`design/flow/design.v`:
```
module pit_counter(
    input             clk,
    input             rst_n,
    input             clock,
    input             gate,
    output reg        out,
    input       [7:0] data_in,
    input             set_control_mode,
    input             latch_count,
    input             latch_status,
    input             write,
    input             read,
    output      [7:0] data_out
);
reg [2:0] mode;
always @(posedge clk) begin
    if(rst_n == 1'b0)         mode <= 3'd2;
    else if(set_control_mode) mode <= data_in[3:1];
end
reg bcd;
always @(posedge clk) begin
    if(rst_n == 1'b0)         bcd <= 1'd0;
    else if(set_control_mode) bcd <= data_in[0];
end
reg [1:0] rw_mode;
always @(posedge clk) begin
    if(rst_n == 1'b0)         rw_mode <= 2'd1;
    else if(set_control_mode) rw_mode <= data_in[5:4];
end
reg [7:0] counter_l;
always @(posedge clk) begin
    if(rst_n == 1'b0)                               counter_l <= 8'd0;
    else if(set_control_mode)                       counter_l <= 8'd0;
    else if(write && rw_mode == 2'd3 && ~msb_write) counter_l <= data_in;
    else if(write && rw_mode == 2'd1)               counter_l <= data_in;
end
reg [7:0] counter_m;
always @(posedge clk) begin
    if(rst_n == 1'b0)                               counter_m <= 8'd0;
    else if(set_control_mode)                       counter_m <= 8'd0;
    else if(write && rw_mode == 2'd3 && msb_write)  counter_m <= data_in;
    else if(write && rw_mode == 2'd2)               counter_m <= data_in;
end
reg [7:0] output_l;
always @(posedge clk) begin
    if(rst_n == 1'b0)                       output_l <= 8'd0;
    else if(latch_count && ~output_latched) output_l <= counter[7:0];
    else if(~output_latched)                output_l <= counter[7:0];
end
reg [7:0] output_m;
always @(posedge clk) begin
    if(rst_n == 1'b0)                       output_m <= 8'd0;
    else if(latch_count && ~output_latched) output_m <= counter[15:8];
    else if(~output_latched)                output_m <= counter[15:8];
end
reg output_latched;
always @(posedge clk) begin
    if(rst_n == 1'b0)                               output_latched <= 1'b0;
    else if(set_control_mode)                       output_latched <= 1'b0;
    else if(latch_count)                            output_latched <= 1'b1;
    else if(read && (rw_mode != 2'd3 || msb_read))  output_latched <= 1'b0;
end
reg null_counter;
always @(posedge clk) begin
    if(rst_n == 1'b0)                                null_counter <= 1'b0;
    else if(set_control_mode)                        null_counter <= 1'b1;
    else if(write && (rw_mode != 2'd3 || msb_write)) null_counter <= 1'b1;
    else if(load)                                    null_counter <= 1'b0;
end
reg msb_write;
always @(posedge clk) begin
    if(rst_n == 1'b0)                       msb_write <= 1'b0;
    else if(set_control_mode)               msb_write <= 1'b0;
    else if(write_pulse && rw_mode == 2'd3) msb_write <= ~msb_write;
end
reg msb_read;
always @(posedge clk) begin
    if(rst_n == 1'b0)                      msb_read <= 1'b0;
    else if(set_control_mode)              msb_read <= 1'b0;
    else if(read_pulse && rw_mode == 2'd3) msb_read <= ~msb_read;
end
reg [7:0] status;
always @(posedge clk) begin
    if(rst_n == 1'b0)                        status <= 8'd0;
    else if(latch_status && ~status_latched) status <= { out, null_counter, rw_mode, mode, bcd };
end
reg status_latched;
always @(posedge clk) begin
    if(rst_n == 1'b0)           status_latched <= 1'b0;
    else if(set_control_mode)   status_latched <= 1'b0;
    else if(latch_status)       status_latched <= 1'b1;
    else if(read)               status_latched <= 1'b0;
end
assign data_out =
    (status_latched)               ? status   :
    (rw_mode == 2'd3 && ~msb_read) ? output_l :
    (rw_mode == 2'd3 &&  msb_read) ? output_m :
    (rw_mode == 2'd1)              ? output_l :
                                     output_m;
reg two_byte_write;
always @(posedge clk) begin
    if(rst_n == 1'b0)                 two_byte_write <= 1'b0;
    else if(write && rw_mode == 2'd3) two_byte_write <= 1'b1;
    else if(set_control_mode || load) two_byte_write <= 1'b0;
end
reg set_control_mode_last;
always @(posedge clk) set_control_mode_last <= set_control_mode;
reg set_control_mode_pulse;
always @(posedge clk) set_control_mode_pulse <= set_control_mode_last & ~set_control_mode;
reg write_last;
always @(posedge clk) write_last <= write;
reg write_pulse;
always @(posedge clk) write_pulse <= write_last & ~write;
reg read_last;
always @(posedge clk) read_last <= read;
reg read_pulse;
always @(posedge clk) read_pulse <= read_last & ~read;
reg clock_last;
always @(posedge clk) clock_last <= clock;
reg clock_pulse;
always @(posedge clk) clock_pulse <= clock_last & ~clock;
reg gate_last;
always @(posedge clk) gate_last <= gate;
reg gate_sampled;
always @(posedge clk) begin
    if(rst_n == 1'b0)             gate_sampled <= 1'b0;
    else if(~clock_last && clock) gate_sampled <= gate;
end
reg trigger;
always @(posedge clk) begin
    if(rst_n == 1'b0)             trigger <= 1'b0;
    else if(~gate_last && gate)   trigger <= 1'b1;
    else if(~clock_last && clock) trigger <= 1'b0;
end
reg trigger_sampled;
always @(posedge clk) begin
    if(rst_n == 1'b0)            trigger_sampled <= 1'b0;
    else if(~clock_last & clock) trigger_sampled <= trigger;
end
always @(posedge clk) begin
    if(rst_n == 1'b0)                                                 out <= 1'b1;
    else if(set_control_mode_pulse && mode      == 3'd0)              out <= 1'b0;
    else if(set_control_mode_pulse && mode      == 3'd1)              out <= 1'b1;
    else if(set_control_mode_pulse && mode[1:0] == 2'd2)              out <= 1'b1;
    else if(set_control_mode_pulse && mode[1:0] == 2'd3)              out <= 1'b1;
    else if(set_control_mode_pulse && mode      == 3'd4)              out <= 1'b1;
    else if(set_control_mode_pulse && mode      == 3'd5)              out <= 1'b1;
    else if(mode      == 3'd0 && (load || two_byte_write))            out <= 1'b0;
    else if(mode      == 3'd0 && counter == 16'd1 && enable)          out <= 1'b1;
    else if(mode      == 3'd1 && load)                                out <= 1'b0;
    else if(mode      == 3'd1 && counter == 16'd1 && enable)          out <= 1'b1;
    else if(mode[1:0] == 2'd2 && ~gate)                               out <= 1'b1;
    else if(mode[1:0] == 2'd2 && load)                                out <= 1'b1;
    else if(mode[1:0] == 2'd2 && counter == 16'd2 && enable)          out <= 1'b0;
    else if(mode[1:0] == 2'd3 && ~gate)                               out <= 1'b1;
    else if(mode[1:0] == 2'd3 && load && loaded && ~trigger_sampled)  out <= ~out;
    else if(mode      == 3'd4 && counter == 16'd1 && enable)          out <= 1'b0;
    else if(mode      == 3'd4 && counter == 16'd0 && enable)          out <= 1'b1;
    else if(mode      == 3'd5 && counter == 16'd1 && enable)          out <= 1'b0;
    else if(mode      == 3'd5 && counter == 16'd0 && enable)          out <= 1'b1;
end
reg written;
always @(posedge clk) begin
    if(rst_n == 1'b0)                                    written <= 1'b0;
    else if(set_control_mode)                            written <= 1'b0;
    else if(write_pulse && rw_mode != 2'd3)              written <= 1'b1;
    else if(write_pulse && rw_mode == 2'd3 && msb_write) written <= 1'b1;
    else if(load)                                        written <= 1'b0;
end
reg control_set;
always @(posedge clk) begin
    if(rst_n == 1'b0)         control_set <= 1'b0;
    else if(set_control_mode) control_set <= 1'b1;
    else if(load)             control_set <= 1'b0;
end
reg loaded;
always @(posedge clk) begin
    if(rst_n == 1'b0)         loaded <= 1'b0;
    else if(set_control_mode) loaded <= 1'b0;
    else if(load)             loaded <= 1'b1;
end
wire load = 
    (mode      == 3'd0 &&   written) ||                  
    clock_pulse && (
    (mode      == 3'd1 &&   trigger_sampled) ||
    (mode[1:0] == 2'd2 && ((written && control_set) || trigger_sampled || (loaded && gate_sampled && counter == 16'd1))) ||
    (mode[1:0] == 2'd3 && ((written && control_set) || trigger_sampled || (loaded && gate_sampled && counter == ((counter_l[0] & out) ? 16'd0 : 16'd2)))) ||
    (mode      == 3'd4 &&   written) ||
    (mode      == 3'd5 && ((written && control_set) || loaded) && trigger_sampled)
);
wire enable = ~load && loaded && clock_pulse && (
    (mode      == 3'd0 && gate_sampled && ~two_byte_write) ||
    (mode      == 3'd1) ||
    (mode[1:0] == 2'd2 && gate_sampled) ||
    (mode[1:0] == 2'd3 && gate_sampled) ||
    (mode      == 3'd4 && gate_sampled) ||
    (mode      == 3'd5)
);
wire [15:0] counter_minus_1 =
    (bcd && !counter[15:0]) ? 16'h9999 :
    (bcd && !counter[11:0]) ? { counter[15:12] - 1'd1, 12'h999 } :
    (bcd && !counter[7:0])  ? { counter[15:8]  - 1'd1,   8'h99 } :
    (bcd && !counter[3:0])  ? { counter[15:4]  - 1'd1,    4'h9 } :
                                counter - 1'd1;
reg [15:0] counter;
always @(posedge clk) begin
    if(rst_n == 1'b0) counter <= 16'd0;
    else if(load)     counter <= {counter_m, counter_l[7:1], counter_l[0] & (mode[1:0] != 2'd3)};
    else if(enable)   counter <= counter_minus_1 - (mode[1:0] == 2'd3);
end
endmodule
module pit(
	input               clk,
	input               rst_n,
	output              irq,
	input       [2:0]   io_address,
	input               io_read,
	output reg  [7:0]   io_readdata,
	input               io_write,
	input       [7:0]   io_writedata,
	output              speaker_out,
	input      [27:0]   clock_rate
);
reg [27:0] clk_rate;
always @(posedge clk) clk_rate <= clock_rate;
reg ce_system_counter;
reg [27:0] sum;
always @(posedge clk) begin : system_counter
	reg [27:0] sum_next;
	sum_next = sum + 28'd2386362;  
	ce_system_counter <= 1'b0;
	if(rst_n == 1'b0) sum <= 28'd0;
	else if(sum_next >= clk_rate) begin
		sum <= sum_next - clk_rate;
		ce_system_counter <= 1'b1;
	end
	else sum <= sum_next;
end
reg system_clock;
always @(posedge clk) begin
    if(rst_n == 1'b0)           system_clock <= 1'b0;
    else if(ce_system_counter)  system_clock <= ~system_clock;
end
always @(posedge clk) if(io_read) io_readdata <=
    (io_read && io_address == 0) ? counter_0_readdata :
    (io_read && io_address == 1) ? counter_1_readdata :
    (io_read && io_address == 2) ? counter_2_readdata :
    (io_read && io_address[2])   ? { 2'b0, spk_out, counter_1_toggle, 2'b0, speaker_enable, speaker_gate } :
                                     8'd0;  
reg [5:0] counter_1_cnt;
always @(posedge clk) begin
    if(rst_n == 1'b0)                                       counter_1_cnt <= 6'd0;
    else if(ce_system_counter && counter_1_cnt == 6'd35)    counter_1_cnt <= 6'd0;
    else if(ce_system_counter)                              counter_1_cnt <= counter_1_cnt + 6'd1;
end
reg counter_1_toggle;
always @(posedge clk) begin
    if(rst_n == 1'b0)                                       counter_1_toggle <= 1'b0;
    else if(ce_system_counter && counter_1_cnt == 6'd35)    counter_1_toggle <= ~(counter_1_toggle);
end
reg speaker_gate;
always @(posedge clk) begin
    if(rst_n == 1'b0)                  speaker_gate <= 1'b0;
    else if(io_write && io_address[2]) speaker_gate <= io_writedata[0];
end
reg speaker_enable;
always @(posedge clk) begin
    if(rst_n == 1'b0)                  speaker_enable <= 1'b0;
    else if(io_write && io_address[2]) speaker_enable <= io_writedata[1];
end
assign speaker_out = spk_out & speaker_enable;
wire [7:0] counter_0_readdata;
wire [7:0] counter_1_readdata;
wire [7:0] counter_2_readdata;
pit_counter pit_counter_0(
    .clk                (clk),
    .rst_n              (rst_n),
    .clock              (system_clock),      
    .gate               (1'b1),              
    .out                (irq),               
    .data_in            (io_writedata),                                                                                                                                       
    .set_control_mode   (io_write && io_address == 3 && io_writedata[7:6] == 2'b00 && io_writedata[5:4] != 2'b00),                                                            
    .latch_count        (io_write && io_address == 3 && ((io_writedata[7:6] == 2'b00 && io_writedata[5:4] == 2'b00) || (io_writedata[7:5] == 3'b110 && io_writedata[1]))),    
    .latch_status       (io_write && io_address == 3 && io_writedata[7:6] == 2'b11 && io_writedata[4] == 1'b0 && io_writedata[1]),                                            
    .write              (io_write && io_address == 0),                                                                                                                        
    .read               (io_read  && io_address == 0),                                                                                                                        
    .data_out           (counter_0_readdata)     
);
pit_counter pit_counter_1(
    .clk                (clk),
    .rst_n              (rst_n),
    .clock              (system_clock),      
    .gate               (1'b1),              
    /*verilator lint_off PINNOCONNECT*/
    .out                (),                  
    /*verilator lint_on PINNOCONNECT*/
    .data_in            (io_writedata),                                                                                                                                       
    .set_control_mode   (io_write && io_address == 3 && io_writedata[7:6] == 2'b01 && io_writedata[5:4] != 2'b00),                                                            
    .latch_count        (io_write && io_address == 3 && ((io_writedata[7:6] == 2'b01 && io_writedata[5:4] == 2'b00) || (io_writedata[7:5] == 3'b110 && io_writedata[2]))),    
    .latch_status       (io_write && io_address == 3 && io_writedata[7:6] == 2'b11 && io_writedata[4] == 1'b0 && io_writedata[2]),                                            
    .write              (io_write && io_address == 1),                                                                                                                        
    .read               (io_read  && io_address == 1),                                                                                                                        
    .data_out           (counter_1_readdata)     
);
wire spk_out;
pit_counter pit_counter_2(
    .clk                (clk),
    .rst_n              (rst_n),
    .clock              (system_clock),      
    .gate               (speaker_gate),      
    .out                (spk_out),           
    .data_in            (io_writedata),                                                                                                                                       
    .set_control_mode   (io_write && io_address == 3 && io_writedata[7:6] == 2'b10 && io_writedata[5:4] != 2'b00),                                                            
    .latch_count        (io_write && io_address == 3 && ((io_writedata[7:6] == 2'b10 && io_writedata[5:4] == 2'b00) || (io_writedata[7:5] == 3'b110 && io_writedata[3]))),    
    .latch_status       (io_write && io_address == 3 && io_writedata[7:6] == 2'b11 && io_writedata[4] == 1'b0 && io_writedata[3]),                                            
    .write              (io_write && io_address == 2),                                                                                                                        
    .read               (io_read  && io_address == 2),                                                                                                                        
    .data_out           (counter_2_readdata)     
);
endmodule
```
`design/flow/run.sh`:
```
#!/bin/bash
# the make line also repeats each setting of config.mk as NAME=value (left out here)
make -C /OpenROAD-flow-scripts/flow DESIGN_CONFIG=/design/flow/config.mk WORK_HOME=/design/flow/orfs CLKGATE_MAP_FILE= finish
```
`design/flow/config.mk`:
```
export PLATFORM = sky130hd
export DESIGN_NAME = pit
export DESIGN_NICKNAME = pit
export VERILOG_FILES = /design/flow/design.v
export SDC_FILE = /design/flow/constraint.sdc
export NUM_CORES = 4
export LEC_CHECK = 0
export ABC_AREA = 1
export CAP_MARGIN = 20
export CORE_MARGIN = 2
export CORE_UTILIZATION = 72
export CTS_CLUSTER_DIAMETER = 69
export GPL_ROUTABILITY_DRIVEN = 0
export PLACE_DENSITY = 0.39
export SETUP_SLACK_MARGIN = -0.25
export SLEW_MARGIN = 20
```
`design/flow/constraint.sdc`:
```
create_clock -name core_clock -period 3.2 [get_ports {clk}]
set_input_delay 0.6400 -clock core_clock [delete_from_list [all_inputs] [get_ports {clk}]]
set_output_delay 0.6400 -clock core_clock [all_outputs]
set_load 0.01 [all_outputs]
```
==> results of run 1 <==
## metrics by stage
| step | TNS (ps) | area [um2] | std cells |
|---|---|---|---|
| 2_1_floorplan | -2470 | 17500 | 2494 |
| 3_3_place_gp | -4530 | 19000 | 2908 |
| 3_5_place_dp | -9290 | 19000 | 2908 |
| 4_1_cts | -6030 | 20200 | 2968 |
| 5_1_grt | -25290 | 20700 | 2984 |
| 6_report | -22530 | 20700 | 2984 |
## routing by layer
metal	share of wire, %	wire [um]
met4	7.1	4050
met5	0	0
met3	11	6220
met1	38	21400
met2	44	25400
## layout make-up
cell class	instances	area [um2]
Multi-Input combinational cell	1784	10100
Sequential cell	316	6410
Fill cell	1402	3370
Timing Repair Buffer	175	1530
Inverter	327	1250
Clock buffer	36	835
Tap cell	324	405
Clock inverter	21	215
Timing Repair inverter	1	8.76
## timing repair
| item | in CTS | in global routing |
|---|---|---|
| hold endpoints to repair | 0 | 0 |
| hold buffers | 0 | 0 |
| resized | 35 | 108 |
| setup buffers | 2 | 15 |
| setup endpoints to repair | 28 | 29 |
| gates cloned | 2 | 3 |
| pin swaps | 11 | 43 |
==> metrics.log, run 1 <==
[report] extracting results
INFO  metric run_status = finished with violations
INFO  metric violations = negative setup slack
INFO  metric drt_iter0_markers = 2666
INFO  metric final_nets = 2738
INFO  metric synth.cells.most_frequent = nand2_1, dfxtp_1, inv_1, a21oi_1, nor2_1
INFO  metric drv_slew = 0
INFO  metric finalWirelength = 57.1 mm
INFO  metric cts_max_path_buffers = 3
INFO  metric power.share.switching = 37.9%
INFO  metric timing.final.ws_setup = -874 ps
INFO  metric cpLargestDelayFamily = AND-OR/OR-AND gates
INFO  metric synth_flop_count = 316
INFO  metric use_met1 = 49.6%
INFO  metric synth-edff-count = 8
INFO  metric category_of_the_critical_setup_timing_path = flip-flop to flip-flop
INFO  metric crit_path_max_incr_delay = 610 ps
INFO  metric r2r_start = sum[1]$_SDFF_PN0_
INFO  metric yosys_area = 0.0175 mm2
INFO  metric max_freq = 245 MHz
INFO  metric groute.usage.overall = 38.8%
INFO  metric fin_util = 86.0%
INFO  metric report.power.total = 0.0138 W
INFO  metric top_area_share = 35.2%
INFO  metric io_buffer_count = 52
INFO  metric path_depth = 20
INFO  metric p_leak = 9.30 nW
INFO  metric max_cap_viol_count = 0
INFO  metric tritoncts = built
INFO  metric synth_warnings = 2
INFO  metric root_buffer = clkbuf_16
INFO  metric vias = 18790
INFO  metric drt.antenna.violating_nets = 0
INFO  metric post_synthesis_compound_gate_area_fraction = 17.6%
INFO  metric gr-total-overflow = 0
INFO  metric synth_async_sr_flop_share = 0%
INFO  metric crit_path_frequent_cell = nand2_1
INFO  metric use_met2 = 64.6%
INFO  metric netlist.top_cell.by_area = dfxtp_1
INFO  metric count_of_tool_warnings = 39
INFO  metric io_pins = 53
INFO  metric worst_path_clk_slew = 70 ps
INFO  metric gr-max-usage-layer = met2
INFO  metric dieHeight = 160 um
INFO  metric tritoncts_num_sinks = 316
INFO  metric worstHoldEndpoint = pit_counter_2.clock_last$_DFF_P_
INFO  metric cell_area_synth = 0.0175 mm2
INFO  metric timing.final.hold_violations = 0
INFO  metric crit_chain = nand2_4 -> nand4_1 -> nand2_1 -> a31oi_2 -> nand2_1 -> a21oi_2 -> nor2_2 -> nand2_2 -> buf_4 -> nand2_1 -> ha_1 -> a21oi_2 -> buf_4 -> o21ai_0 -> a21oi_1 -> o21ai_0 -> nand2_1 -> o211ai_1 -> xnor2_1 -> o21ai_1
INFO  metric critical_path.endpoint_type = flip-flop
INFO  metric tritoncts.num_buffers = 31
INFO  metric drt-wirelength-per-cell = 19.1 um
INFO  metric rsz_0062_raised_after_global_routing = true
INFO  metric largestPowerGroup = combinational logic
INFO  metric synthTopLogicFamily = simple AND/OR/NAND/NOR gates
INFO  metric grt_max_degree = 66
INFO  metric place.detailed.hpwl = 36.9 mm
INFO  metric core.rowCount = 57
INFO  metric pwr.group.combinational = 0.00560 W
INFO  metric die_area = 0.0256 mm2
INFO  metric grt_antenna_before_repair = 0
INFO  metric clock-skew-final = 8.95 ps
INFO  metric ys_dominant_reg_cell = dfxtp_1
INFO  metric fin_crit_sh = 127%
INFO  metric firstDrtPassIters = 11
INFO  metric hold_path_class = flip-flop to flip-flop
INFO  metric vdd_drop_max = 0.00105 V
INFO  metric synth_nets = 2596
INFO  metric critical_path.max_fanout = 4
INFO  metric yosysSeqAreaShare = 36.6%
INFO  metric crit_buf_inv = 2
INFO  metric share_clk_of_total_power = 27.5%
INFO  metric timing.critical_path.to = sum[20]$_SDFF_PN0_
INFO  metric grt_pass1_wl = 81.9 mm
INFO  metric ys_sh_xor = 4.40%
INFO  metric most_common_cell = nand2_1
INFO  metric power_density = 665 mW/mm2
INFO  metric maxSlewHeadroom = 41.5%
INFO  metric power_clock = 0.00379 W
INFO  metric critPathLaunch = sum[1]$_SDFF_PN0_
INFO  metric worst_slew_pin_slew = 875 ps
INFO  metric arrival = 4510 ps
INFO  metric global_route.usage.met3 = 6.78%
INFO  metric worstSkewPairLatency = 570 ps
INFO  metric topCellsByArea = dfxtp_1, nand2_1, a21oi_1
INFO  metric post_synth_mux_area_share = 0.286%
INFO  metric fp_util = 72.7%
INFO  metric adder_share = 4.26%
INFO  metric rr_worst_depth = 20
INFO  metric fp.dieW = 160 um
INFO  metric pg_seq = 0.00441 W
INFO  metric post_synth_inst_count = 2494
INFO  metric setup_viol = 29
INFO  metric timing.reg2reg.setup_slack = -870 ps
INFO  metric p_switching = 0.00523 W
INFO  metric layout-area-overhead-vs-synth = 18.4%
INFO  metric dpl_worst_slack = -412 ps
INFO  metric timing.hold.worst_path_depth = 0
INFO  metric fin_worst_hold_slack = 415 ps
INFO  metric core-area = 0.0241 mm2
INFO  metric htreeDepth = 1
INFO  metric internal_power = 0.00856 W
INFO  metric route.detailed.vias_per_inst = 6.30
INFO  metric final_period_minus_worst_setup_slack = 4070 ps
INFO  metric worst-endpoint-required = 3640 ps
INFO  metric route.antenna.diode_count = 0
INFO  metric simple_gate_share = 28.1%
INFO  metric worstSetupStartpointType = flip-flop
INFO  metric hp-start = system_clock$_SDFFE_PN0P_
INFO  metric critical-path-slowest-cell = xnor2_1
INFO  metric crit-reg2reg-capture = sum[20]$_SDFF_PN0_
INFO  metric ys_cells = 2494
INFO  metric drc = 0
INFO  metric power_frac_comb = 40.6%
INFO  metric grt_pass1_vias = 16814
INFO  metric post_synth.cell_area_avg = 7.02 um2
INFO  metric synth_unique_cells = 65
INFO  metric seq_power_share = 32.0%
==> run 2, diff against run 1 <==
ABC_AREA = unset   (was 1)
CORE_ASPECT_RATIO = 0.58   (was unset)
CORE_MARGIN = 3   (was 2)
CORE_UTILIZATION = 68   (was 72)
CTS_CLUSTER_DIAMETER = unset   (was 69)
MIN_ROUTING_LAYER = met1   (was unset)
PLACE_DENSITY = unset   (was 0.39)
SETUP_SLACK_MARGIN = 0.4   (was -0.25)
clock period = 4.23 ns   (was 3.2 ns; I/O delays follow)
==> metrics.log, run 2 <==
[report] extracting results
INFO  metric firstDrtPassIters = 6
INFO  metric ff_latch_area = 0.00642 mm2
INFO  metric logic_area = 0.0105 mm2
INFO  metric ys_sh_xor = 4.57%
INFO  metric drt_iter0_markers = 2441
INFO  metric drt-wirelength-per-cell = 19.8 um
INFO  metric core.rowCount = 43
INFO  metric tritoncts.num_buffers = 28
INFO  metric final_nets = 2286
INFO  metric power.share.switching = 34.0%
INFO  metric worstSetupStartpointType = flip-flop
INFO  metric cell_area_synth = 0.0174 mm2
INFO  metric core-area = 0.0245 mm2
INFO  metric grt_pass1_vias = 14998
INFO  metric final_period_minus_worst_setup_slack = 3880 ps
INFO  metric netlist.top_cell.by_area = dfxtp_1
INFO  metric timing.hold.worst_path_depth = 0
INFO  metric fin_setup_tns = 0 ps
INFO  metric post_synth.cell_area_avg = 8.07 um2
INFO  metric timing.critical_path.to = sum[14]$_SDFF_PN0_
INFO  metric ys_dominant_reg_cell = dfxtp_1
INFO  metric crit-reg2reg-capture = sum[14]$_SDFF_PN0_
INFO  metric max_freq = 258 MHz
INFO  metric tritoncts_num_sinks = 316
INFO  metric synth_nets = 2264
INFO  metric place.detailed.hpwl = 35.4 mm
INFO  metric rr_worst_depth = 15
INFO  metric cts_max_path_buffers = 3
INFO  metric most_common_cell = dfxtp_1
INFO  metric count_of_tool_warnings = 40
INFO  metric yosys_area = 0.0174 mm2
INFO  metric tritoncts = built
INFO  metric synth_unique_cells = 85
INFO  metric fin_util = 79.7%
INFO  metric route.detailed.vias_per_inst = 6.53
INFO  metric category_of_the_critical_setup_timing_path = flip-flop to flip-flop
INFO  metric worstSkewPairLatency = 570 ps
INFO  metric critical_path.endpoint_type = flip-flop
INFO  metric hold_path_class = flip-flop to flip-flop
INFO  metric cts_hold_repair.buffers = 0
INFO  metric timing.final.hold_violations = 0
INFO  metric pwr.group.combinational = 0.00286 W
INFO  metric fillCellCount = 1726
INFO  metric drt.antenna.violating_nets = 0
INFO  metric vdd_drop_max = 0.000717 V
INFO  metric critical_path.max_fanout = 15
INFO  metric largestPowerGroup = sequential cells
INFO  metric grt_pass1_wl = 78.9 mm
INFO  metric max_cap_viol_count = 0
INFO  metric crit_buf_inv = 3
INFO  metric critical-path-slowest-cell = o21ai_0
INFO  metric worst_path_clk_slew = 70 ps
INFO  metric gr-max-usage-layer = met1
INFO  metric synth.cells.most_frequent = dfxtp_1, nor2_1, nand2_1, a21oi_1, mux2i_1
INFO  metric crit_path_max_incr_delay = 570 ps
INFO  metric worst_slew_pin_slew = 1080 ps
INFO  metric grt_max_degree = 83
INFO  metric use_met1 = 52.1%
INFO  metric groute.usage.overall = 34.9%
INFO  metric clock-skew-final = 13.8 ps
INFO  metric path_depth = 15
INFO  metric power_density = 448 mW/mm2
INFO  metric r2r_start = sum[1]$_SDFF_PN0_
INFO  metric yosysSeqAreaShare = 36.7%
INFO  metric route.antenna.diode_count = 0
INFO  metric synthTopLogicFamily = simple AND/OR/NAND/NOR gates
INFO  metric p_switching = 0.00298 W
INFO  metric synth-edff-count = 8
INFO  metric synth_warnings = 2
INFO  metric hp-start = system_clock$_SDFFE_PN0P_
INFO  metric layout-area-overhead-vs-synth = 12.1%
INFO  metric worstHoldEndpoint = pit_counter_2.clock_last$_DFF_P_
INFO  metric cpLargestDelayFamily = AND-OR/OR-AND gates
INFO  metric crit_chain = ha_4 -> o41ai_4 -> a21oi_2 -> buf_4 -> xnor2_1 -> ha_1 -> nand2_1 -> o21ai_0 -> a22oi_1 -> nand3b_1 -> a21oi_2 -> buf_6 -> buf_8 -> or4_4 -> nand3_2
INFO  metric fp_util = 71.1%
INFO  metric internal_power = 0.00578 W
INFO  metric synth_flop_count = 316
INFO  metric simple_gate_share = 23.0%
INFO  metric arrival = 4380 ps
INFO  metric root_buffer = clkbuf_16
INFO  metric grt_antenna_before_repair = 0
INFO  metric io_buffer_count = 52
INFO  metric rsz_0062_raised_after_global_routing = true
INFO  metric adder_share = 4.28%
INFO  metric top_area_share = 35.4%
INFO  metric synth_async_sr_flop_share = 0%
INFO  metric p_leak = 8.04 nW
INFO  metric pg_seq = 0.00333 W
INFO  metric post_synth_mux_area_share = 8.65%
INFO  metric post_synth_inst_count = 2162
INFO  metric ys_cells = 2162
INFO  metric run_status = timing/DRC/antenna clean
INFO  metric critPathLaunch = sum[1]$_SDFF_PN0_
INFO  metric fin_crit_sh = 91.8%
INFO  metric power_clock = 0.00257 W
INFO  metric finalWirelength = 50.2 mm
INFO  metric vias = 16565
INFO  metric topCellsByArea = dfxtp_1, mux2i_1, nor2_1
INFO  metric maxSlewHeadroom = 27.9%
INFO  metric dieHeight = 128 um
INFO  metric htreeDepth = 1
INFO  metric fp.dieW = 216 um
INFO  metric drc = 0
INFO  metric io_pins = 53
INFO  metric die_area = 0.0277 mm2
INFO  metric power_frac_comb = 32.6%
INFO  metric timing.reg2reg.setup_slack = 350 ps
INFO  metric use_met2 = 49.5%
INFO  metric global_route.usage.met3 = 9.66%
INFO  metric gr-total-overflow = 0
INFO  metric seq_power_share = 38.0%
INFO  metric drv_slew = 0
INFO  metric share_clk_of_total_power = 29.4%
INFO  metric post_synthesis_compound_gate_area_fraction = 18.2%
INFO  metric setup_viol = 0
INFO  metric crit_path_frequent_cell = a21oi_2
INFO  metric worst-endpoint-required = 4730 ps
[run 2: layer usage]
layer,up-vias,routed length (um)
met5,-,0
met4,0,1330
li1,7688,-
met3,138,6580
met2,996,19900
met1,7743,22300
[run 2: cell type report]
type / count / share of cell area [%]
flip-flops and latches: 316 / 32.8
repair buffers: 115 / 5.22
multi-input cells: 1639 / 53.5
clock buffers: 39 / 4.31
well taps: 337 / 2.16
inverters: 84 / 1.63
clock inverters: 7 / 0.339
[run 2: metrics by stage]
| step | hold WS, ps | cell area, um2 | instances | total power (W) | setup WS [ps] |
|---|---|---|---|---|---|
| after floorplan | 384 | 17500 | 2162 | 0.00517 | 501 |
| after global placement | 394 | 18300 | 2472 | 0.00569 | 176 |
| after detailed placement | 398 | 18300 | 2472 | 0.00577 | 15.8 |
| after CTS | 407 | 19300 | 2525 | 0.00842 | 373 |
| after global routing | 423 | 19600 | 2537 | 0.00913 | 238 |
| final | 408 | 19600 | 2537 | 0.00877 | 348 |
[run 2: repair_timing]
item,4_1_cts,5_1_grt
gates resized,20,36
pin swaps,7,20
setup buffers,7,12
endpoints found under the setup margin,28,35
hold endpoints to repair,0,0
==> run 3, diff against run 2 <==
ABC_AREA = 1   (was unset)
CORE_ASPECT_RATIO = unset   (was 0.58)
CORE_MARGIN = 2   (was 3)
CORE_UTILIZATION = 72   (was 68)
CTS_CLUSTER_DIAMETER = 364   (was unset)
CTS_CLUSTER_SIZE = 14   (was unset)
GPL_ROUTABILITY_DRIVEN = unset   (was 0)
MIN_ROUTING_LAYER = unset   (was met1)
PLACE_DENSITY_LB_ADDON = 0.1   (was unset)
SETUP_SLACK_MARGIN = 0.87   (was 0.4)
clock period = 3.07 ns   (was 4.23 ns; I/O delays follow)
==> metrics.log, run 3 <==
[flow] summary of implementation run
INFO  metric tritoncts.num_buffers = 26
INFO  metric groute.usage.overall = 105%
INFO  metric die_area = 0.0256 mm2
INFO  metric dpl-instance-area = 0.0193 mm2
INFO  metric core.rowCount = 57
INFO  metric stage_reached = global routing
INFO  metric io_pins = 53
INFO  metric synth_warnings = 2
INFO  metric post_synth_inst_count = 2494
INFO  metric netlist.top_cell.by_area = dfxtp_1
INFO  metric ys_cells = 2494
INFO  metric topCellsByArea = dfxtp_1, nand2_1, a21oi_1
INFO  metric ys_sh_xor = 4.40%
INFO  metric post_synthesis_compound_gate_area_fraction = 17.6%
INFO  metric synthTopLogicFamily = simple AND/OR/NAND/NOR gates
INFO  metric htreeDepth = 1
INFO  metric gpl.final_weighted_congestion = 0.938
INFO  metric tritoncts_num_sinks = 316
INFO  metric adder_share = 4.26%
INFO  metric synth_async_sr_flop_share = 0%
INFO  metric io_buffer_count = 52
INFO  metric cts_max_path_buffers = 3
INFO  metric root_buffer = clkbuf_16
INFO  metric fp_util = 72.7%
INFO  metric dieHeight = 160 um
INFO  metric run_status = stopped before the end
INFO  metric cts_hold_repair.buffers = 0
INFO  metric most_common_cell = nand2_1
INFO  metric firstError = [ERROR GRT-0232] Routing congestion too high. Check the congestion heatmap in the GUI.
INFO  metric gr-total-overflow = 2905
INFO  metric synth_unique_cells = 65
INFO  metric fp.dieW = 160 um
INFO  metric synth_nets = 2596
INFO  metric yosys_area = 0.0175 mm2
INFO  metric synth_flop_count = 316
INFO  metric synth-edff-count = 8
INFO  metric ys_dominant_reg_cell = dfxtp_1
INFO  metric synth.cells.most_frequent = nand2_1, dfxtp_1, inv_1, a21oi_1, nor2_1
INFO  metric core-area = 0.0241 mm2
INFO  metric post_synth.cell_area_avg = 7.02 um2
INFO  metric top_area_share = 35.2%
INFO  metric place.detailed.hpwl = 37.8 mm
INFO  metric yosysSeqAreaShare = 36.6%
INFO  metric simple_gate_share = 28.1%
INFO  metric post_synth_mux_area_share = 0.286%
INFO  metric cell_area_synth = 0.0175 mm2
-- run 3: layer usage --
| metal | track usage, % | GRT overflow |
|---|---|---|
| met1 | 91.9 | 27 |
| met2 | 144 | 2298 |
| met3 | 73.7 | 44 |
| met4 | 118 | 535 |
| met5 | 38.4 | 1 |
-- run 3: per-stage QoR --
stage	TNS (ps)	power [W]	setup WS, ps	cells
floorplan	-3100	0.00727	-151	2494
CTS	-6330	0.0126	-268	3070
global placement	-6870	0.00921	-345	2939
detailed placement	-8280	0.00933	-376	2939
-- run 3: repair_timing --
item,in CTS
endpoints found under the setup margin,145
gates cloned,5
resized,200
pin swaps,74
setup buffers,96
endpoints found under the hold margin,0
==> run 4, diff against run 3 <==
ABC_AREA = 0   (was 1)
CAP_MARGIN = 15   (was 20)
CELL_PAD_IN_SITES_DETAIL_PLACEMENT = 0   (was unset)
CORE_ASPECT_RATIO = 0.63   (was unset)
CORE_MARGIN = 5   (was 2)
CORE_UTILIZATION = 64   (was 72)
CTS_CLUSTER_DIAMETER = 118   (was 364)
CTS_CLUSTER_SIZE = unset   (was 14)
GPL_ROUTABILITY_DRIVEN = 0   (was unset)
GPL_TIMING_DRIVEN = 0   (was unset)
MIN_ROUTING_LAYER = met1   (was unset)
PLACE_DENSITY_LB_ADDON = 0.29   (was 0.1)
SETUP_SLACK_MARGIN = 2.04   (was 0.87)
SLEW_MARGIN = 10   (was 20)
clock period = 6.96 ns   (was 3.07 ns; I/O delays follow)
==> metrics.log, run 4 <==
[report] extracting results
INFO  metric firstDrtPassIters = 6
INFO  metric p_switching = 0.00175 W
INFO  metric fillCellCount = 2116
INFO  metric max_freq = 217 MHz
INFO  metric critical-path-slowest-cell = clkbuf_1
INFO  metric pwr.group.combinational = 0.00156 W
INFO  metric critical_path.max_fanout = 10
INFO  metric top_area_share = 35.4%
INFO  metric grt_antenna_before_repair = 0
INFO  metric dpl_worst_slack = 1590 ps
INFO  metric ys_cells = 2162
INFO  metric hp-start = system_clock$_SDFFE_PN0P_
INFO  metric simple_gate_share = 23.0%
INFO  metric r2r_start = sum[1]$_SDFF_PN0_
INFO  metric route.detailed.vias_per_inst = 6.45
INFO  metric timing.final.hold_violations = 0
INFO  metric tritoncts_num_sinks = 316
INFO  metric netlist.top_cell.by_area = dfxtp_1
INFO  metric worst_path_clk_slew = 70 ps
INFO  metric synth_flop_count = 316
INFO  metric crit_buf_inv = 1
INFO  metric synth.cells.most_frequent = dfxtp_1, nor2_1, nand2_1, a21oi_1, mux2i_1
INFO  metric io_pins = 53
INFO  metric global_route.usage.met3 = 10.2%
INFO  metric core.rowCount = 48
INFO  metric most_common_cell = dfxtp_1
INFO  metric run_status = timing/DRC/antenna clean
INFO  metric crit_path_max_incr_delay = 540 ps
INFO  metric die_area = 0.0307 mm2
INFO  metric timing.reg2reg.setup_slack = 2350 ps
INFO  metric power_frac_comb = 30.0%
INFO  metric layout-area-overhead-vs-synth = 11.4%
INFO  metric setup_viol = 0
INFO  metric fin_setup_tns = 0 ps
INFO  metric maxSlewHeadroom = 28.2%
INFO  metric tritoncts.num_buffers = 28
INFO  metric cpLargestDelayFamily = AND-OR/OR-AND gates
INFO  metric ys_sh_xor = 4.57%
INFO  metric worstSetupStartpointType = flip-flop
INFO  metric critPathLaunch = sum[1]$_SDFF_PN0_
INFO  metric post_synth_inst_count = 2162
INFO  metric hold_path_class = flip-flop to flip-flop
INFO  metric internal_power = 0.00346 W
INFO  metric adder_share = 4.28%
INFO  metric fp_util = 64.3%
INFO  metric rsz_0062_raised_after_global_routing = false
INFO  metric fin_crit_sh = 66.2%
INFO  metric power.share.switching = 33.7%
INFO  metric ys_dominant_reg_cell = dfxtp_1
INFO  metric final_period_minus_worst_setup_slack = 4610 ps
INFO  metric crit_chain = ha_1 -> o41ai_4 -> a21oi_2 -> o221a_2 -> or2_1 -> nand4_1 -> xnor2_1 -> ha_1 -> a21o_1 -> a21o_1 -> a21oi_1 -> o21ai_0 -> a21oi_4 -> clkbuf_1 -> mux2i_1 -> nor2_1
INFO  metric tritoncts = built
INFO  metric drt-wirelength-per-cell = 20.4 um
INFO  metric drt_iter0_markers = 2840
INFO  metric worst_slew_pin_slew = 1080 ps
INFO  metric share_clk_of_total_power = 31.5%
INFO  metric report.power.total = 0.00521 W
INFO  metric timing.critical_path.to = sum[1]$_SDFF_PN0_
INFO  metric gr-total-overflow = 0
INFO  metric post_synthesis_compound_gate_area_fraction = 18.2%
INFO  metric power_density = 268 mW/mm2
INFO  metric drc = 0
INFO  metric worstHoldEndpoint = pit_counter_2.clock_last$_DFF_P_
INFO  metric groute.usage.overall = 33.8%
INFO  metric cell_area_synth = 0.0174 mm2
INFO  metric drv_slew = 0
INFO  metric yosysSeqAreaShare = 36.7%
INFO  metric critical_path.endpoint_type = flip-flop
INFO  metric use_met2 = 47.7%
INFO  metric count_of_tool_warnings = 36
INFO  metric root_buffer = clkbuf_16
INFO  metric fp.dieW = 218 um
INFO  metric post_synth_mux_area_share = 8.65%
INFO  metric synthTopLogicFamily = simple AND/OR/NAND/NOR gates
INFO  metric seq_power_share = 38.5%
INFO  metric synth_async_sr_flop_share = 0%
INFO  metric topCellsByArea = dfxtp_1, mux2i_1, nor2_1
INFO  metric finalWirelength = 53.7 mm
INFO  metric synth_unique_cells = 85
INFO  metric timing.hold.worst_path_depth = 0
INFO  metric route.antenna.diode_count = 0
INFO  metric rr_worst_depth = 16
INFO  metric synth-edff-count = 8
INFO  metric largestPowerGroup = sequential cells
INFO  metric fin_util = 71.6%
INFO  metric clock-skew-final = 25.1 ps
INFO  metric power_clock = 0.00164 W
INFO  metric grt_pass1_wl = 84.4 mm
INFO  metric place.detailed.hpwl = 39.5 mm
INFO  metric vdd_drop_max = 0.000263 V
INFO  metric post_synth.cell_area_avg = 8.07 um2
INFO  metric synth_warnings = 2
INFO  metric htreeDepth = 1
INFO  metric crit-reg2reg-capture = sum[1]$_SDFF_PN0_
INFO  metric gr-max-usage-layer = met1
INFO  metric worstSkewPairLatency = 570 ps
INFO  metric core-area = 0.0271 mm2
INFO  metric synth_nets = 2264
INFO  metric vias = 17026
INFO  metric dieHeight = 141 um
INFO  metric pg_seq = 0.00201 W
INFO  metric max_cap_viol_count = 0
INFO  metric use_met1 = 50.5%
INFO  metric io_buffer_count = 50
INFO  metric final_nets = 2344
INFO  metric p_leak = 7.88 nW
INFO  metric cts_max_path_buffers = 3
INFO  metric worst-endpoint-required = 7360 ps
INFO  metric grt_pass1_vias = 15798
INFO  metric timing.final.ws_setup = 2350 ps
INFO  metric cts_hold_repair.buffers = 0
INFO  metric yosys_area = 0.0174 mm2
INFO  metric path_depth = 16
INFO  metric arrival = 5000 ps
INFO  metric drt.antenna.violating_nets = 0
INFO  metric grt_max_degree = 17
INFO  metric category_of_the_critical_setup_timing_path = flip-flop to flip-flop
-- run 4: metrics by stage --
stage	cells	cell area (um2)	hold slack, ps
3_5_place_dp	2587	18400	411
5_1_grt	2638	19400	445
4_1_cts	2638	19400	419
2_1_floorplan	2162	17400	384
6_report	2638	19400	421
3_3_place_gp	2587	18400	398
-- run 4: final cells by class --
cell class | instances | area [um2] | share of cell area, %
plain buffers | 123 | 477 | 2.45
clock buffers | 42 | 835 | 4.30
clock inverters | 9 | 131 | 0.676
inverters | 84 | 315 | 1.62
multi-input cells | 1639 | 10300 | 53.0
flip-flops and latches | 316 | 6410 | 33.0
well taps | 375 | 469 | 2.41
repair buffers | 50 | 500 | 2.58
-- run 4: per-layer routing --
metal	vias up	routed length (um)
met1	7900	22700
li1	7800	-
met5	-	0
met3	134	8030
met2	1192	21700
met4	0	1270
-- run 4: what timing repair did --
action,in CTS,in global routing
endpoints found under the hold margin,0,0
setup buffers,0,0
setup endpoints to repair,28,28
gates resized,3,6
==> run 5, diff against run 4 <==
ABC_AREA = 1   (was 0)
CAP_MARGIN = 20   (was 15)
CELL_PAD_IN_SITES_DETAIL_PLACEMENT = unset   (was 0)
CORE_ASPECT_RATIO = 1.44   (was 0.63)
CORE_UTILIZATION = 36   (was 64)
CTS_CLUSTER_DIAMETER = unset   (was 118)
GPL_ROUTABILITY_DRIVEN = 1   (was 0)
GPL_TIMING_DRIVEN = unset   (was 0)
HOLD_SLACK_MARGIN = 0.19   (was unset)
SLEW_MARGIN = 5   (was 10)
==> metrics.log, run 5 <==
[report] extracting results
INFO  metric hp-start = system_clock$_SDFFE_PN0P_
INFO  metric synth_unique_cells = 65
INFO  metric grt_max_degree = 71
INFO  metric most_common_cell = nand2_1
INFO  metric clock-skew-final = 22.3 ps
INFO  metric arrival = 4820 ps
INFO  metric worst_slew_pin_slew = 847 ps
INFO  metric critPathLaunch = sum[1]$_SDFF_PN0_
INFO  metric grt_antenna_before_repair = 0
INFO  metric maxSlewHeadroom = 43.3%
INFO  metric synth-edff-count = 8
INFO  metric numPlacedInstances = 3126
INFO  metric max_freq = 229 MHz
INFO  metric logic_area = 0.00958 mm2
INFO  metric tritoncts.num_buffers = 36
INFO  metric max_cap_viol_count = 0
INFO  metric io_buffer_count = 52
INFO  metric groute.usage.overall = 18.6%
INFO  metric drt_iter0_markers = 948
INFO  metric drt.antenna.violating_nets = 0
INFO  metric worstSkewPairLatency = 540 ps
INFO  metric largestPowerGroup = sequential cells
INFO  metric internal_power = 0.00352 W
INFO  metric vias = 16538
INFO  metric timing.critical_path.to = sum[1]$_SDFF_PN0_
INFO  metric post_synth_inst_count = 2494
INFO  metric post_cts_buffers = 0
INFO  metric timing.hold.worst_path_depth = 0
INFO  metric cell_area_synth = 0.0175 mm2
INFO  metric count_of_tool_warnings = 36
INFO  metric power.share.switching = 35.1%
INFO  metric fp_util = 36.2%
INFO  metric power_clock = 0.00186 W
INFO  metric path_depth = 20
INFO  metric synth_flop_count = 316
INFO  metric top_area_share = 35.2%
INFO  metric fp.dieW = 194 um
INFO  metric pwr.group.combinational = 0.00156 W
INFO  metric crit_chain = ha_1 -> nor2_1 -> nand2_1 -> nand2_1 -> nand2_1 -> nand2_1 -> a21oi_2 -> nor2_1 -> nor2_2 -> a21oi_1 -> nor2_1 -> xor2_1 -> ha_1 -> a21oi_1 -> nor2_1 -> a2111oi_0 -> nand2_2 -> inv_2 -> o21ai_0 -> a21oi_1
INFO  metric core.rowCount = 97
INFO  metric gpl.final_weighted_congestion = 0.908
INFO  metric simple_gate_share = 28.1%
INFO  metric grt_pass1_vias = 15940
INFO  metric layout-area-overhead-vs-synth = 12.7%
INFO  metric crit_buf_inv = 1
INFO  metric crit-reg2reg-capture = sum[1]$_SDFF_PN0_
INFO  metric share_clk_of_total_power = 34.3%
INFO  metric route.detailed.vias_per_inst = 5.18
INFO  metric grt_pass1_wl = 81.7 mm
INFO  metric netlist.top_cell.by_area = dfxtp_1
INFO  metric crit_path_max_incr_delay = 510 ps
INFO  metric fin_crit_sh = 62.7%
INFO  metric core-area = 0.0484 mm2
INFO  metric category_of_the_critical_setup_timing_path = flip-flop to flip-flop
INFO  metric final_nets = 2623
INFO  metric post_synth_mux_area_share = 0.286%
INFO  metric htreeDepth = 2
INFO  metric ys_cells = 2494
INFO  metric firstDrtPassIters = 7
INFO  metric setup_viol = 0
INFO  metric finalWirelength = 51.7 mm
INFO  metric place.detailed.hpwl = 39.5 mm
INFO  metric post_synthesis_compound_gate_area_fraction = 17.6%
INFO  metric pg_seq = 0.00200 W
INFO  metric worstSetupStartpointType = flip-flop
INFO  metric critical-path-slowest-cell = nand2_2
INFO  metric final_period_minus_worst_setup_slack = 4360 ps
INFO  metric post_cts_resized = 0
INFO  metric synth_async_sr_flop_share = 0%
INFO  metric die_area = 0.0532 mm2
INFO  metric post_synth.cell_area_avg = 7.02 um2
INFO  metric critical_path.endpoint_type = flip-flop
INFO  metric fillCellCount = 5070
INFO  metric p_switching = 0.00191 W
INFO  metric tritoncts_num_sinks = 316
INFO  metric ff_latch_area = 0.00641 mm2
INFO  metric p_leak = 8.61 nW
INFO  metric ys_sh_xor = 4.40%
INFO  metric rsz_0062_raised_after_global_routing = false
INFO  metric ys_dominant_reg_cell = dfxtp_1
INFO  metric gr-total-overflow = 0
INFO  metric timing.final.hold_violations = 0
INFO  metric run_status = timing/DRC/antenna clean
INFO  metric rr_worst_depth = 20
INFO  metric hold_path_class = flip-flop to flip-flop
INFO  metric cts_hold_repair.buffers = 0
INFO  metric synthTopLogicFamily = simple AND/OR/NAND/NOR gates
INFO  metric synth_warnings = 2
INFO  metric worst-endpoint-required = 7420 ps
INFO  metric dieHeight = 275 um
INFO  metric drt-wirelength-per-cell = 16.2 um
INFO  metric worstHoldEndpoint = pit_counter_2.clock_last$_DFF_P_
INFO  metric topCellsByArea = dfxtp_1, nand2_1, a21oi_1
INFO  metric tritoncts = built
INFO  metric critical_path.max_fanout = 36
INFO  metric vdd_drop_max = 0.000238 V
INFO  metric seq_power_share = 36.9%
INFO  metric layout.cells.non_filler = 3191
INFO  metric root_buffer = clkbuf_16
INFO  metric adder_share = 4.26%
INFO  metric cpLargestDelayFamily = simple AND/OR/NAND/NOR gates
INFO  metric drv_slew = 0
INFO  metric timing.reg2reg.setup_slack = 2600 ps
INFO  metric power_frac_comb = 28.7%
INFO  metric yosysSeqAreaShare = 36.6%
INFO  metric r2r_start = sum[1]$_SDFF_PN0_
INFO  metric synth_nets = 2596
INFO  metric cts_max_path_buffers = 3
INFO  metric power_density = 275 mW/mm2
INFO  metric worst_path_clk_slew = 60 ps
INFO  metric yosys_area = 0.0175 mm2
INFO  metric drc = 0
INFO  metric io_pins = 53
INFO  metric fin_setup_tns = 0 ps
INFO  metric synth.cells.most_frequent = nand2_1, dfxtp_1, inv_1, a21oi_1, nor2_1
==> run 5: per-layer routing <==
layer  routed length [um]  vias to the layer above  GRT usage, %
li1                     -                     8309             -
met1                20200                     7662          20.6
met2                26300                      436          34.8
met3                 2340                      131          2.17
met4                 2900                        0          10.1
met5                    0                        -             0
==> run 5: cell type report <==
type / instances / share of cell area, %
clock inverter: 18 / 0.919
antenna: 1 / 0.0127
timing repair buffer: 57 / 2.81
multi-input combinational: 1783 / 48.5
tap: 643 / 4.07
sequential: 316 / 32.4
inverter: 327 / 6.28
clock buffer: 46 / 4.96
==> run 5: metrics by stage <==
step           setup slack (ps)  total power (W)  cell area [um2]  hold WS [ps]  util (%)
2_1_floorplan              3630          0.00317            17500           364         -
3_3_place_gp               2660          0.00357            18600           385      38.3
3_5_place_dp               2570          0.00359            18600           393      38.4
4_1_cts                    2580          0.00546            19700           402      40.8
5_1_grt                    2090          0.00573            19700           424      40.8
6_report                   2600          0.00542            19700           397      40.8
==> run 6, diff against run 5 <==
CORE_ASPECT_RATIO = unset   (was 1.44)
CORE_MARGIN = 2   (was 5)
CORE_UTILIZATION = 72   (was 36)
CTS_CLUSTER_DIAMETER = 52   (was unset)
GPL_ROUTABILITY_DRIVEN = unset   (was 1)
HOLD_SLACK_MARGIN = unset   (was 0.19)
MIN_ROUTING_LAYER = unset   (was met1)
PLACE_DENSITY_LB_ADDON = 0.3   (was 0.29)
SETUP_SLACK_MARGIN = 1.11   (was 2.04)
SLEW_MARGIN = 20   (was 5)
clock period = 4.52 ns   (was 6.96 ns; I/O delays follow)
==> metrics.log, run 6 <==
[report] extracting results
INFO  metric tritoncts = built
INFO  metric timing.critical_path.to = sum[26]$_SDFF_PN0_
INFO  metric io_buffer_count = 52
INFO  metric final_period_minus_worst_setup_slack = 3860 ps
INFO  metric drt.antenna.violating_nets = 0
INFO  metric critical_path.endpoint_type = flip-flop
INFO  metric tritoncts_num_sinks = 316
INFO  metric post_synth.cell_area_avg = 7.02 um2
INFO  metric critical-path-slowest-cell = ha_1
INFO  metric synth_async_sr_flop_share = 0%
INFO  metric power_clock = 0.00305 W
INFO  metric clock-skew-final = 22.1 ps
INFO  metric synth_flop_count = 316
INFO  metric layout-area-overhead-vs-synth = 17.4%
INFO  metric groute.usage.overall = 40.0%
INFO  metric worst_path_clk_slew = 60 ps
INFO  metric drt_iter0_markers = 2860
INFO  metric power_frac_comb = 37.2%
INFO  metric worstSkewPairLatency = 540 ps
INFO  metric synth_warnings = 2
INFO  metric timing.hold.worst_path_depth = 2
INFO  metric rsz_0062_raised_after_global_routing = true
INFO  metric netlist.top_cell.by_area = dfxtp_1
INFO  metric worst-endpoint-required = 4930 ps
INFO  metric post_synth_inst_count = 2494
INFO  metric die_area = 0.0256 mm2
INFO  metric synth-edff-count = 8
INFO  metric vdd_drop_max = 0.000581 V
INFO  metric max_cap_viol_count = 0
INFO  metric category_of_the_critical_setup_timing_path = flip-flop to flip-flop
INFO  metric dpl-instance-area = 0.0182 mm2
INFO  metric fin_setup_tns = 0 ps
INFO  metric route.detailed.vias_per_inst = 6.33
INFO  metric post_synth_mux_area_share = 0.286%
INFO  metric critical_path.max_fanout = 6
INFO  metric place.detailed.hpwl = 35.4 mm
INFO  metric ys_cells = 2494
INFO  metric internal_power = 0.00618 W
INFO  metric crit_buf_inv = 7
INFO  metric drc = 0
INFO  metric crit_path_max_incr_delay = 380 ps
INFO  metric post_synthesis_compound_gate_area_fraction = 17.6%
INFO  metric drv_slew = 0
INFO  metric cts_hold_repair.buffers = 0
INFO  metric ys_sh_xor = 4.40%
INFO  metric largestPowerGroup = combinational logic
INFO  metric grt_pass1_vias = 16973
INFO  metric synth_unique_cells = 65
INFO  metric pg_seq = 0.00314 W
INFO  metric yosys_area = 0.0175 mm2
INFO  metric drt-wirelength-per-cell = 19.2 um
INFO  metric hold_path_class = flip-flop to flip-flop
INFO  metric grt_max_degree = 61
INFO  metric htreeDepth = 2
INFO  metric final_nets = 2678
INFO  metric seq_power_share = 31.8%
INFO  metric topCellsByArea = dfxtp_1, nand2_1, a21oi_1
INFO  metric worst_slew_pin_slew = 1140 ps
INFO  metric fp.dieW = 160 um
INFO  metric count_of_tool_warnings = 38
INFO  metric gr-total-overflow = 0
INFO  metric synth_nets = 2596
INFO  metric maxSlewHeadroom = 23.9%
INFO  metric crit_path_frequent_cell = nand2_2
INFO  metric rr_worst_depth = 25
INFO  metric pwr.group.combinational = 0.00367 W
INFO  metric run_status = timing/DRC/antenna clean
INFO  metric timing.final.hold_violations = 0
INFO  metric most_common_cell = nand2_1
INFO  metric core-area = 0.0241 mm2
INFO  metric r2r_start = sum[1]$_SDFF_PN0_
INFO  metric fp_util = 72.7%
INFO  metric setup_viol = 0
INFO  metric top_area_share = 35.2%
INFO  metric synthTopLogicFamily = simple AND/OR/NAND/NOR gates
INFO  metric cell_area_synth = 0.0175 mm2
INFO  metric crit-reg2reg-capture = sum[26]$_SDFF_PN0_
INFO  metric gpl.final_weighted_congestion = 0.932
INFO  metric power_density = 479 mW/mm2
INFO  metric vias = 18526
INFO  metric dieHeight = 160 um
INFO  metric io_pins = 53
INFO  metric hp-start = pit_counter_1.set_control_mode_last$_DFF_P_
INFO  metric max_freq = 259 MHz
INFO  metric cpLargestDelayFamily = simple AND/OR/NAND/NOR gates
INFO  metric power.share.switching = 37.3%
INFO  metric grt_antenna_before_repair = 1
INFO  metric finalInstanceArea = 0.0206 mm2
INFO  metric worstHoldEndpoint = pit_counter_1.set_control_mode_pulse$_DFF_P_
INFO  metric tritoncts.num_buffers = 36
INFO  metric worstSetupStartpointType = flip-flop
INFO  metric grt_pass1_wl = 84.3 mm
INFO  metric firstDrtPassIters = 7
INFO  metric share_clk_of_total_power = 30.9%
INFO  metric adder_share = 4.26%
INFO  metric yosysSeqAreaShare = 36.6%
INFO  metric ys_dominant_reg_cell = dfxtp_1
INFO  metric critPathLaunch = sum[1]$_SDFF_PN0_
INFO  metric fin_crit_sh = 85.3%
INFO  metric root_buffer = clkbuf_16
INFO  metric cts_max_path_buffers = 3
INFO  metric arrival = 4260 ps
INFO  metric timing.reg2reg.setup_slack = 660 ps
INFO  metric simple_gate_share = 28.1%
INFO  metric path_depth = 25
INFO  metric report.power.total = 0.00986 W
INFO  metric synth.cells.most_frequent = nand2_1, dfxtp_1, inv_1, a21oi_1, nor2_1
INFO  metric p_switching = 0.00368 W
INFO  metric p_leak = 9.09 nW
INFO  metric core.rowCount = 57
INFO  metric fillCellCount = 1434
INFO  metric finalWirelength = 56.1 mm
==> run 6: layout make-up <==
| cell class | count | area [um2] | area share, % |
|---|---|---|---|
| multi-input cells | 1784 | 10200 | 49.4 |
| flip-flops and latches | 316 | 6410 | 31.2 |
| inverters | 327 | 1250 | 6.06 |
| repair buffers | 111 | 1100 | 5.35 |
| clock buffers | 44 | 1000 | 4.88 |
| well taps | 324 | 405 | 1.97 |
| clock inverters | 22 | 230 | 1.12 |
| diodes | 1 | 2.50 | 0.0122 |
==> run 6: per-stage QoR <==
| step | hold WS, ps | setup slack (ps) | std cells | util (%) |
|---|---|---|---|---|
| floorplan | 364 | 1190 | 2494 | - |
| global placement | 392 | 654 | 2811 | 75.6 |
| detailed placement | 395 | 542 | 2811 | 75.6 |
| CTS | 403 | 1040 | 2905 | 82.8 |
| finish | 419 | 664 | 2929 | 85.3 |
| global route | 433 | 531 | 2928 | 85.3 |
==> run 6: routing by layer <==
metal / track usage, % / part of all wire (%)
met1: 51.0 / 37
met4: 18.5 / 6.1
met3: 6.44 / 10
met2: 66.9 / 46
met5: 0 / 0
==> run 6: repair_timing <==
item | 4_1_cts | 5_1_grt
pin swaps | 16 | 43
endpoints found under the setup margin | 29 | 31
gates resized | 55 | 91
gates cloned | 3 | 2
setup buffers | 25 | 21
==> run 7, diff against run 6 <==
ABC_AREA = unset   (was 1)
CTS_CLUSTER_DIAMETER = unset   (was 52)
CTS_CLUSTER_SIZE = 77   (was unset)
PLACE_DENSITY_LB_ADDON = 0.0   (was 0.3)
SETUP_SLACK_MARGIN = 2.73   (was 1.11)
clock period = 9.45 ns   (was 4.52 ns; I/O delays follow)
==> metrics.log, run 7 <==
[report] extracting results
INFO  metric fin_crit_sh = 53.1%
INFO  metric ff_latch_area = 0.00641 mm2
INFO  metric arrival = 5480 ps
INFO  metric share_clk_of_total_power = 33.9%
INFO  metric worst_slew_pin_slew = 1080 ps
INFO  metric final_nets = 2241
INFO  metric maxSlewHeadroom = 28.2%
INFO  metric hold_path_class = flip-flop to flip-flop
INFO  metric timing.final.hold_violations = 0
INFO  metric post_cts_resized = 0
INFO  metric tritoncts_num_sinks = 316
INFO  metric synth_async_sr_flop_share = 0%
INFO  metric max_cap_viol_count = 0
INFO  metric rr_worst_depth = 17
INFO  metric pg_seq = 0.00148 W
INFO  metric setup_viol = 0
INFO  metric count_of_tool_warnings = 36
INFO  metric ys_dominant_reg_cell = dfxtp_1
INFO  metric dieHeight = 160 um
INFO  metric run_status = timing/DRC/antenna clean
INFO  metric clock-skew-final = 12.7 ps
INFO  metric root_buffer = clkbuf_16
INFO  metric category_of_the_critical_setup_timing_path = flip-flop to flip-flop
INFO  metric fp.dieW = 160 um
INFO  metric tritoncts.num_buffers = 31
INFO  metric vias = 16003
INFO  metric cts_max_path_buffers = 3
INFO  metric synth-edff-count = 8
INFO  metric grt_pass1_wl = 74.6 mm
INFO  metric crit_chain = a2111oi_1 -> o21ai_0 -> a31o_2 -> a21o_1 -> a21oi_1 -> nor2_1 -> xor2_1 -> ha_1 -> nand2_1 -> nor4_1 -> a21oi_1 -> nand3b_1 -> a21oi_2 -> buf_4 -> inv_1 -> nor2_1 -> a22o_1
INFO  metric report.power.total = 0.00386 W
INFO  metric worstSkewPairLatency = 570 ps
INFO  metric critical-path-slowest-cell = a2111oi_1
INFO  metric timing.final.ws_setup = 4430 ps
INFO  metric drc = 0
INFO  metric groute.usage.overall = 35.3%
INFO  metric grt_antenna_before_repair = 1
INFO  metric io_pins = 53
INFO  metric ys_cells = 2162
INFO  metric layout-area-overhead-vs-synth = 9.51%
INFO  metric crit_path_max_incr_delay = 760 ps
INFO  metric ys_sh_xor = 4.57%
INFO  metric p_switching = 0.00125 W
INFO  metric core.rowCount = 56
INFO  metric fin_worst_hold_slack = 411 ps
INFO  metric place.detailed.hpwl = 31.4 mm
INFO  metric synth_flop_count = 316
INFO  metric cpLargestDelayFamily = AND-OR/OR-AND gates
INFO  metric logic_area = 0.0103 mm2
INFO  metric most_common_cell = dfxtp_1
INFO  metric die_area = 0.0255 mm2
INFO  metric internal_power = 0.00261 W
INFO  metric drv_slew = 0
INFO  metric seq_power_share = 38.3%
INFO  metric post_synthesis_compound_gate_area_fraction = 18.2%
INFO  metric hp-start = system_clock$_SDFFE_PN0P_
INFO  metric critical_path.endpoint_type = flip-flop
INFO  metric worstHoldEndpoint = pit_counter_2.clock_last$_DFF_P_
INFO  metric worstSetupStartpointType = flip-flop
INFO  metric fin_setup_tns = 0 ps
INFO  metric largestPowerGroup = sequential cells
INFO  metric crit_buf_inv = 2
INFO  metric pwr.group.combinational = 0.00107 W
INFO  metric simple_gate_share = 23.0%
INFO  metric post_cts_buffers = 0
INFO  metric drt-wirelength-per-cell = 18.6 um
INFO  metric vdd_drop_max = 0.000224 V
INFO  metric adder_share = 4.28%
INFO  metric finalWirelength = 46.3 mm
INFO  metric power_frac_comb = 27.8%
INFO  metric critPathLaunch = sum[1]$_SDFF_PN0_
INFO  metric netlist.top_cell.by_area = dfxtp_1
INFO  metric post_synth.cell_area_avg = 8.07 um2
INFO  metric worst-endpoint-required = 9900 ps
INFO  metric cell_area_synth = 0.0174 mm2
INFO  metric fp_util = 73.9%
INFO  metric final_period_minus_worst_setup_slack = 5020 ps
INFO  metric numPlacedInstances = 2425
INFO  metric power_clock = 0.00131 W
INFO  metric route.antenna.diode_count = 0
INFO  metric fillCellCount = 1621
INFO  metric path_depth = 17
INFO  metric route.detailed.vias_per_inst = 6.45
INFO  metric p_leak = 7.84 nW
INFO  metric layout.cells.non_filler = 2483
INFO  metric drt.antenna.violating_nets = 0
INFO  metric htreeDepth = 1
INFO  metric yosys_area = 0.0174 mm2
INFO  metric topCellsByArea = dfxtp_1, mux2i_1, nor2_1
INFO  metric gr-total-overflow = 0
INFO  metric gpl.final_weighted_congestion = 0.919
INFO  metric tritoncts = built
INFO  metric power.share.switching = 32.3%
INFO  metric critical_path.max_fanout = 36
INFO  metric synth_nets = 2264
INFO  metric grt_pass1_vias = 15013
INFO  metric synth_warnings = 2
INFO  metric dpl_worst_slack = 4530 ps
INFO  metric post_synth_mux_area_share = 8.65%
INFO  metric worst_path_clk_slew = 60 ps
INFO  metric timing.critical_path.to = sum[22]$_SDFF_PN0_
INFO  metric drt_iter0_markers = 1811
INFO  metric synthTopLogicFamily = simple AND/OR/NAND/NOR gates
INFO  metric timing.hold.worst_path_depth = 0
INFO  metric max_freq = 199 MHz
INFO  metric firstDrtPassIters = 5
INFO  metric power_density = 202 mW/mm2
INFO  metric cts_hold_repair.buffers = 0
INFO  metric yosysSeqAreaShare = 36.7%
INFO  metric post_synth_inst_count = 2162
INFO  metric synth_unique_cells = 85
INFO  metric top_area_share = 35.4%
INFO  metric rsz_0062_raised_after_global_routing = false
INFO  metric crit-reg2reg-capture = sum[22]$_SDFF_PN0_
INFO  metric r2r_start = sum[1]$_SDFF_PN0_
INFO  metric io_buffer_count = 52
INFO  metric grt_max_degree = 92
INFO  metric timing.reg2reg.setup_slack = 4430 ps
INFO  metric core-area = 0.0236 mm2
INFO  metric synth.cells.most_frequent = dfxtp_1, nor2_1, nand2_1, a21oi_1, mux2i_1
-- run 7: final cells by class --
cell class / count / area share, %
multi-input combinational: 1639 / 53.7
tap: 319 / 2.09
sequential: 316 / 33.5
clock buffer: 39 / 4.59
clock inverter: 19 / 1.13
inverter: 84 / 1.66
timing repair buffer: 67 / 3.30
-- run 7: metrics by stage --
step	util (%)	instance area, um2
after floorplan	-	17400
after global placement	76.2	18000
after detailed placement	76.3	18000
after CTS	80.9	19100
after global routing	80.9	19100
final	80.9	19100
-- run 7: metal layers --
layer	wire length, um	global-route usage [%]	part of all wire, %
met5	13	0	0.028
met4	1600	13.7	3.4
met3	3600	5.69	7.8
met2	21700	59.0	47
met1	19400	45.9	42
==> run 8, diff against run 7 <==
CTS_CLUSTER_SIZE = unset   (was 77)
PLACE_DENSITY_LB_ADDON = unset   (was 0.0)
SETUP_SLACK_MARGIN = unset   (was 2.73)
clock period = 5.6 ns   (was 9.45 ns; I/O delays follow)
==> metrics.log, run 8 <==
[report] extracting results
INFO  metric synthTopLogicFamily = simple AND/OR/NAND/NOR gates
INFO  metric cell_area_synth = 0.0174 mm2
INFO  metric cts_max_path_buffers = 3
INFO  metric groute.usage.overall = 35.5%
INFO  metric synth_unique_cells = 85
INFO  metric tritoncts.num_buffers = 34
INFO  metric worst_path_clk_slew = 60 ps
INFO  metric critPathLaunch = sum[1]$_SDFF_PN0_
INFO  metric hp-start = system_clock$_SDFFE_PN0P_
INFO  metric grt_pass1_vias = 15147
INFO  metric power_density = 347 mW/mm2
INFO  metric rr_worst_depth = 17
INFO  metric drt-wirelength-per-cell = 18.8 um
INFO  metric hold_path_class = flip-flop to flip-flop
INFO  metric netlist.top_cell.by_area = dfxtp_1
INFO  metric final_period_minus_worst_setup_slack = 4990 ps
INFO  metric io_buffer_count = 52
INFO  metric critical-path-slowest-cell = a2111oi_1
INFO  metric worstSkewPairLatency = 510 ps
INFO  metric count_of_tool_warnings = 38
INFO  metric grt_pass1_wl = 75.4 mm
INFO  metric fin_setup_tns = 0 ps
INFO  metric arrival = 5390 ps
INFO  metric yosys_area = 0.0174 mm2
INFO  metric core.rowCount = 56
INFO  metric max_freq = 200 MHz
INFO  metric die_area = 0.0255 mm2
INFO  metric worst-endpoint-required = 6000 ps
INFO  metric share_clk_of_total_power = 35.0%
INFO  metric crit-reg2reg-capture = sum[24]$_SDFF_PN0_
INFO  metric p_switching = 0.00215 W
INFO  metric layout.cells.non_filler = 2485
INFO  metric run_status = timing/DRC/antenna clean
INFO  metric p_leak = 7.87 nW
INFO  metric route.antenna.diode_count = 0
INFO  metric drc = 0
INFO  metric worstHoldEndpoint = pit_counter_2.clock_last$_DFF_P_
INFO  metric vdd_drop_max = 0.000335 V
INFO  metric r2r_start = sum[1]$_SDFF_PN0_
INFO  metric root_buffer = clkbuf_16
INFO  metric grt_antenna_before_repair = 0
INFO  metric seq_power_share = 37.4%
INFO  metric maxSlewHeadroom = 32.8%
INFO  metric setup_viol = 0
INFO  metric worstSetupStartpointType = flip-flop
INFO  metric ys_sh_xor = 4.57%
INFO  metric synth_warnings = 2
INFO  metric simple_gate_share = 23.0%
INFO  metric power_frac_comb = 27.6%
INFO  metric post_synthesis_compound_gate_area_fraction = 18.2%
INFO  metric category_of_the_critical_setup_timing_path = flip-flop to flip-flop
INFO  metric final_nets = 2245
INFO  metric power_clock = 0.00233 W
INFO  metric timing.hold.worst_path_depth = 0
INFO  metric post_synth_mux_area_share = 8.65%
INFO  metric gr-total-overflow = 0
INFO  metric drt_iter0_markers = 1698
INFO  metric yosysSeqAreaShare = 36.7%
INFO  metric path_depth = 17
INFO  metric synth-edff-count = 8
INFO  metric internal_power = 0.00452 W
INFO  metric most_common_cell = dfxtp_1
INFO  metric synth_async_sr_flop_share = 0%
INFO  metric top_area_share = 35.4%
INFO  metric fp.dieW = 160 um
INFO  metric post_cts_buffers = 0
INFO  metric firstDrtPassIters = 6
INFO  metric critical_path.endpoint_type = flip-flop
INFO  metric crit_chain = a2111oi_1 -> o21ai_0 -> a31o_2 -> a21o_1 -> a21oi_1 -> nor2_1 -> xor2_1 -> ha_1 -> nand2_1 -> nor4_1 -> a21oi_1 -> nand3b_1 -> a21oi_2 -> buf_4 -> inv_1 -> nor2_1 -> a22o_1
INFO  metric place.detailed.hpwl = 31.7 mm
INFO  metric timing.final.hold_violations = 0
## run 8: metal layers
metal / routed length (um) / part of all wire (%) / up-vias / global-route usage (%)
met5: 0 / 0 / - / 0
met4: 1480 / 3.2 / 0 / 13.3
met3: 4030 / 8.6 / 130 / 4.99
met2: 21900 / 47 / 830 / 59.2
met1: 19400 / 41 / 7508 / 46.9
li1: - / - / 7619 / -
## run 8: area by class of cell
class	count	area (um2)
Fill cell	1586	4420
Multi-Input combinational cell	1639	10300
Tap cell	319	399
Inverter	84	318
Sequential cell	316	6410
Clock buffer	46	1010
Clock inverter	13	156
Timing Repair Buffer	68	641
## run 8: stage by stage
step           total power (W)  instance area, um2  util, %  setup slack [ps]  hold slack (ps)
2_1_floorplan          0.00390               17400        -              1720              384
3_3_place_gp           0.00428               18000     76.3               873              392
3_5_place_dp           0.00432               18000     76.3               660              400
4_1_cts                0.00663               19200     81.2               653              417
5_1_grt                0.00696               19200     81.3               231              440
6_report               0.00667               19200     81.3               611              426
Power and IR drop assume default switching activity.
